==> 10-26: inputs <==
Design TPU, start of the top module:
module TPU(
    clk,
    rst_n,
    in_valid,
    K,
    M,
    N,
    busy,
    A_wr_en,
    A_index,
    A_data_in,
    A_data_out,
    B_wr_en,
    B_index,
    B_data_in,
    B_data_out,
    C_wr_en,
    C_index,
    C_data_in,
    C_data_out
);
clock: 6.5 ns
lec_check: 0
abc_area: 1
cap_margin: 20
cell_pad_in_sites_global_placement: 2
core_margin: 2
core_utilization: 40
cts_cluster_diameter: 218
cts_cluster_size: 16
gpl_routability_driven: 0
gpl_timing_driven: 0
hold_slack_margin: 0.1
place_density: 0.6
setup_slack_margin: 0.28
slew_margin: 15
run.sh (not shown) runs the stock make flow with config.mk's settings and CLKGATE_MAP_FILE=.
==> 09-14 (differences from 10-26) <==
Settings changed: ABC_AREA 1 to not set, CELL_PAD_IN_SITES_GLOBAL_PLACEMENT 2 to not set, CTS_CLUSTER_DIAMETER 218 to not set, CTS_CLUSTER_SIZE 16 to not set, GPL_ROUTABILITY_DRIVEN 0 to not set, GPL_TIMING_DRIVEN 0 to not set, HOLD_SLACK_MARGIN 0.1 to not set, SETUP_SLACK_MARGIN 0.28 to not set, SLEW_MARGIN 15 to 20.
==> flow/constraint.sdc (replaced) <==
create_clock -name core_clock -period 5.82 [get_ports {clk}]
set_input_delay 1.1640 -clock core_clock [delete_from_list [all_inputs] [get_ports {clk}]]
set_output_delay 1.1640 -clock core_clock [all_outputs]
set_load 0.01 [all_outputs]
==> 03-05 (differences from 10-26) <==
Settings changed: CELL_PAD_IN_SITES_GLOBAL_PLACEMENT 2 to not set, CORE_ASPECT_RATIO set to 0.86, CORE_UTILIZATION 40 to 72, CTS_CLUSTER_DIAMETER 218 to not set, CTS_CLUSTER_SIZE 16 to 46, GPL_ROUTABILITY_DRIVEN 0 to 1, GPL_TIMING_DRIVEN 0 to not set, HOLD_SLACK_MARGIN 0.1 to 0.27, MAX_ROUTING_LAYER set to met5, MIN_ROUTING_LAYER set to met1, PLACE_DENSITY 0.6 to 0.66, SETUP_SLACK_MARGIN 0.28 to 0.84, SLEW_MARGIN 15 to 5, TNS_END_PERCENT set to 75.
==> flow/constraint.sdc (replaced) <==
create_clock -name core_clock -period 3.23 [get_ports {clk}]
set_input_delay 0.6460 -clock core_clock [delete_from_list [all_inputs] [get_ports {clk}]]
set_output_delay 0.6460 -clock core_clock [all_outputs]
set_load 0.01 [all_outputs]
==> qor summary <==
	10-26	03-05	09-14
Status	complete, no violations	did not finish	complete, no violations
Last stage reached	-	global routing (5_1_grt)	-
Post-synthesis xor/xnor area fraction	0.01275	0.01275	0.03300
Source-to-sink clock delay at the later pin of the worst-skew pair	790 ps	-	820 ps
Clock group total power	0.00549 W	-	0.00943 W
Yosys-reported design area after synthesis	105,800 um2	105,800 um2	99,000 um2
Die width	518.2 um	417.3 um	501.5 um
Power in combinational cells	0.0140 W	-	0.0110 W
R2r startpoint	tile_n[6]	-	K_reg[3]
Combinational share of cell area	0.5083	-	0.5379
Post-place setup slack	269.5 ps	-1243 ps	340.8 ps
Rel. slew slack	0.2166	-	0.2978
Ao+oa area frac	0.07689	0.07689	0.07856
Die boundary height	518.2 um	359.4 um	501.5 um
Pre-Repair DR Iteration Count	6	-	11
FP Util	0.4026	0.7250	0.4026
Fraction of standard cell area that is sequential	0.2638	-	0.2783
Share of final layout cell area taken by clock buffers and inverters	0.02043	-	0.04488
Post-layout util	0.4432	-	0.4489
Per-cell routed wire length	20.49 um	-	18.42 um
Highest fanout seen on the critical path	10	-	10
Final Non-Filler Cells	17,532	-	13,812
Number of cells in the design after placement	17,381	16,510	13,534
Synthesized netlist cell count	13,495	13,495	10,235

---

==> 06-01 <==
Starting RTL as in the previous note.
export LEC_CHECK = 0
export CAP_MARGIN = 20
export CORE_ASPECT_RATIO = 0.76
export CORE_MARGIN = 2
export CORE_UTILIZATION = 65
export CTS_CLUSTER_SIZE = 71
export GPL_ROUTABILITY_DRIVEN = 1
export MAX_ROUTING_LAYER = met4
export MIN_ROUTING_LAYER = met1
export PLACE_DENSITY_LB_ADDON = 0.01
export SETUP_SLACK_MARGIN = 1.45
export SLEW_MARGIN = 5
export TNS_END_PERCENT = 5
create_clock -name core_clock -period 5.19 [get_ports {clk}]
==> inputs of 09-19, as changes to 06-01 <==
- CORE_ASPECT_RATIO: 0.76 -> unset
- CORE_UTILIZATION: 65 -> 70
- CTS_CLUSTER_DIAMETER: unset -> 397
- CTS_CLUSTER_SIZE: 71 -> 25
- GPL_ROUTABILITY_DRIVEN: 1 -> unset
- HOLD_SLACK_MARGIN: unset -> 0.27
- MAX_ROUTING_LAYER: met4 -> unset
- MIN_ROUTING_LAYER: met1 -> unset
- PLACE_DENSITY_LB_ADDON: 0.01 -> unset
- SETUP_SLACK_MARGIN: 1.45 -> 0.92
- SLEW_MARGIN: 5 -> 20
==> flow/constraint.sdc (replaced) <==
create_clock -name core_clock -period 3.44 [get_ports {clk}]
set_input_delay 0.6880 -clock core_clock [delete_from_list [all_inputs] [get_ports {clk}]]
set_output_delay 0.6880 -clock core_clock [all_outputs]
set_load 0.01 [all_outputs]
==> inputs of 10-15, as changes to 06-01 <==
- CORE_UTILIZATION: 65 -> 68
- CTS_CLUSTER_SIZE: 71 -> 58
- PLACE_DENSITY_LB_ADDON: 0.01 -> unset
- SETUP_SLACK_MARGIN: 1.45 -> 0.64
- TNS_END_PERCENT: 5 -> 25
==> flow/constraint.sdc (replaced) <==
create_clock -name core_clock -period 6.72 [get_ports {clk}]
set_input_delay 1.3440 -clock core_clock [delete_from_list [all_inputs] [get_ports {clk}]]
set_output_delay 1.3440 -clock core_clock [all_outputs]
set_load 0.01 [all_outputs]
==> comparison <==
09-19 reached the layout checks and failed them: setup timing. 10-15 produced a clean layout. 06-01 ran to the end with no violations.
Final area, lowest first: 10-15, 06-01, 09-19.
Clock skew, highest first: 06-01, 09-19, 10-15.
Register-to-register slack, highest first: 10-15, 06-01, 09-19.
Non-clock buffer count: 10-15 < 06-01 < 09-19.
Critical path depth is the same in 06-01 and 10-15.
Hold slack: 06-01 < 09-19 < 10-15.
Setup slack: 09-19 < 06-01 < 10-15.
Against 09-19, the cell count of 06-01 is smaller by 5.5%.
Synthesized area is the same in 10-15 and 06-01.
==> figures <==
| item | 06-01 | 10-15 | 09-19 |
|---|---|---|---|
| Outcome | timing/DRC/antenna clean | timing/DRC/antenna clean | failed layout checks |
| Reasons for failing layout checks | - | - | setup timing |
| Count of cells resized by post-cts repair | 292 | 0 | 456 |
| Tap Cells | 2,016 | 1,922 | 1,876 |
| Horizontal die dimension | 452 microns | 442 microns | 380 microns |
| # H-tree levels | 3 | 3 | 2 |
| Smallest setup slack after layout | 0.162 ns | 0.952 ns | -1.64 ns |
| Number of buffers added by the clock tree synthesis step | 120 | 121 | 53 |
| Post CTS Setup Buffer Count | 118 | 0 | 93 |
| Total number of vias | 72.6k | 70.9k | 78.3k |
| Clock network contribution to total cell area | 3.62% | 3.86% | 1.26% |
| Cell area after placement | 105,000 sq um | 103,000 sq um | 113,000 sq um |
| Endpoint of the lowest-slack register-to-register path | C_index[15]$_DFFE_PN0P_ | C_index[14]$_DFFE_PN0P_ | C_index[15]$_DFFE_PN0P_ |
| Layout-stage area growth over the synthesis result | 15.0% | 8.57% | 20.5% |
| Post-layout nets | 12.8k | 12.4k | 13.8k |
| Class of the tightest hold or removal check | input port to asynchronous set/reset pin | input port to asynchronous set/reset pin | input port to register |
| Critical Path Fanout Max | 6 | 12 | 4 |
| Vias in the first global route | 74.1k | 71.4k | 82.3k |
| Count of hold-fix buffers inserted at cts | 0 | 0 | 1 |
| Reported sequential group power | 12.9 mW | 10.1 mW | 19.1 mW |
| Min cycle time layout | 5.03 ns | 5.77 ns | 5.08 ns |

---

==> sierra <==
Starting RTL as in the previous note.
make LEC_CHECK=0 ABC_AREA=1 CAP_MARGIN=20 CORE_ASPECT_RATIO=0.86 CORE_MARGIN=2 CORE_UTILIZATION=72 CTS_CLUSTER_SIZE=46 GPL_ROUTABILITY_DRIVEN=1 MAX_ROUTING_LAYER=met5 MIN_ROUTING_LAYER=met1 PLACE_DENSITY=0.66 SETUP_SLACK_MARGIN=1.14 SLEW_MARGIN=5 TNS_END_PERCENT=75 finish   # period 3.84 ns
==> inputs of xenon, as changes to sierra <==
==> flow/config.mk (replaced) <==
export PLATFORM = sky130hd
export DESIGN_NAME = TPU
export DESIGN_NICKNAME = TPU
export VERILOG_FILES = /design/flow/design.v
export SDC_FILE = /design/flow/constraint.sdc
export NUM_CORES = 4
export LEC_CHECK = 0
export CAP_MARGIN = 20
export CORE_MARGIN = 2
export CORE_UTILIZATION = 70
export PLACE_DENSITY = 0.6
export SLEW_MARGIN = 20
==> flow/constraint.sdc (replaced) <==
create_clock -name core_clock -period 5.82 [get_ports {clk}]
set_input_delay 1.1640 -clock core_clock [delete_from_list [all_inputs] [get_ports {clk}]]
set_output_delay 1.1640 -clock core_clock [all_outputs]
set_load 0.01 [all_outputs]
==> inputs of onyx, as changes to sierra <==
==> flow/config.mk (replaced) <==
export PLATFORM = sky130hd
export DESIGN_NAME = TPU
export DESIGN_NICKNAME = TPU
export VERILOG_FILES = /design/flow/design.v
export SDC_FILE = /design/flow/constraint.sdc
export NUM_CORES = 4
export LEC_CHECK = 0
export ABC_AREA = 1
export CAP_MARGIN = 25
export CELL_PAD_IN_SITES_GLOBAL_PLACEMENT = 2
export CORE_ASPECT_RATIO = 0.76
export CORE_MARGIN = 2
export CORE_UTILIZATION = 47
export GPL_ROUTABILITY_DRIVEN = 0
export GPL_TIMING_DRIVEN = 0
export MAX_ROUTING_LAYER = met5
export MIN_ROUTING_LAYER = met1
export PLACE_DENSITY_LB_ADDON = 0.14
export SLEW_MARGIN = 5
export TNS_END_PERCENT = 25
==> flow/constraint.sdc (replaced) <==
create_clock -name core_clock -period 5.36 [get_ports {clk}]
set_input_delay 1.0720 -clock core_clock [delete_from_list [all_inputs] [get_ports {clk}]]
set_output_delay 1.0720 -clock core_clock [all_outputs]
set_load 0.01 [all_outputs]
==> COMMIT_EDITMSG <==
Store results of the implementation flow

* Result of the run: timing/DRC/antenna clean
- After detailed placement, the design holds a cell count of 16847.
* Core Util at FP: a little under half
- Aggregate global-route resource usage: 30.07%
- Xor/xnor cell area share of the yosys netlist: under 10%
* Syn Std Cell Area: 0.1058 mm^2
- The main area contributors are sky130_fd_sc_hd__dfrtp_1, sky130_fd_sc_hd__fa_1, sky130_fd_sc_hd__inv_1.
- The horizontal die dimension reported for this design is 548.2 um.
the above is filed under onyx

==> COMMIT_EDITMSG <==
Store results of the implementation flow

- Result of the run: timing/DRC/antenna clean
- Yosys attributes the largest share of cell area to sky130_fd_sc_hd__dfrtp_1, sky130_fd_sc_hd__fa_1, sky130_fd_sc_hd__ha_1.
- Xor/xnor cell area share of the yosys netlist: 3.300%
* Antenna violations before repair: 6
- According to the floorplan report, the die width is ~380 um.
- Once placement completed, the tool counted placed cells totaling approximately 12000.
- Launch point of the worst reg-to-reg path: tile_n[5]
* Chip area from the yosys synthesis statistics: 0.09900 mm^2
* Pre-CTS setup slack: ~0.30 ns
- Summed over all routing layers, the global router reports a total usage of between 30 and 40%.
- Slowest CP cell: sky130_fd_sc_hd__fa_1
the above is filed under xenon

==> COMMIT_EDITMSG <==
Store results of the implementation flow

* Xor/xnor cell area share of the yosys netlist: 1.275%
- Once the floorplan was initialized, standard cells occupied 72.50% of the core.
- Register area share after synthesis: between 20% and 30%
* Run-stopping error: [ERROR GRT-0232] Routing congestion too high. Check the congestion heatmap in the GUI.
- In this run the horizontal extent of the chip is 417.3 um.
* Aggregate global-route resource usage: between 80 and 90%
- Placed instance count: approximately 16000
* Syn Std Cell Area: roughly 0.11 mm^2
- Result of the run: stopped before the end
- Per the run summary, the flow got no further than global routing (5_1_grt).
the above is filed under sierra

No activity file was given, so power comes from the tool's default toggle rates.
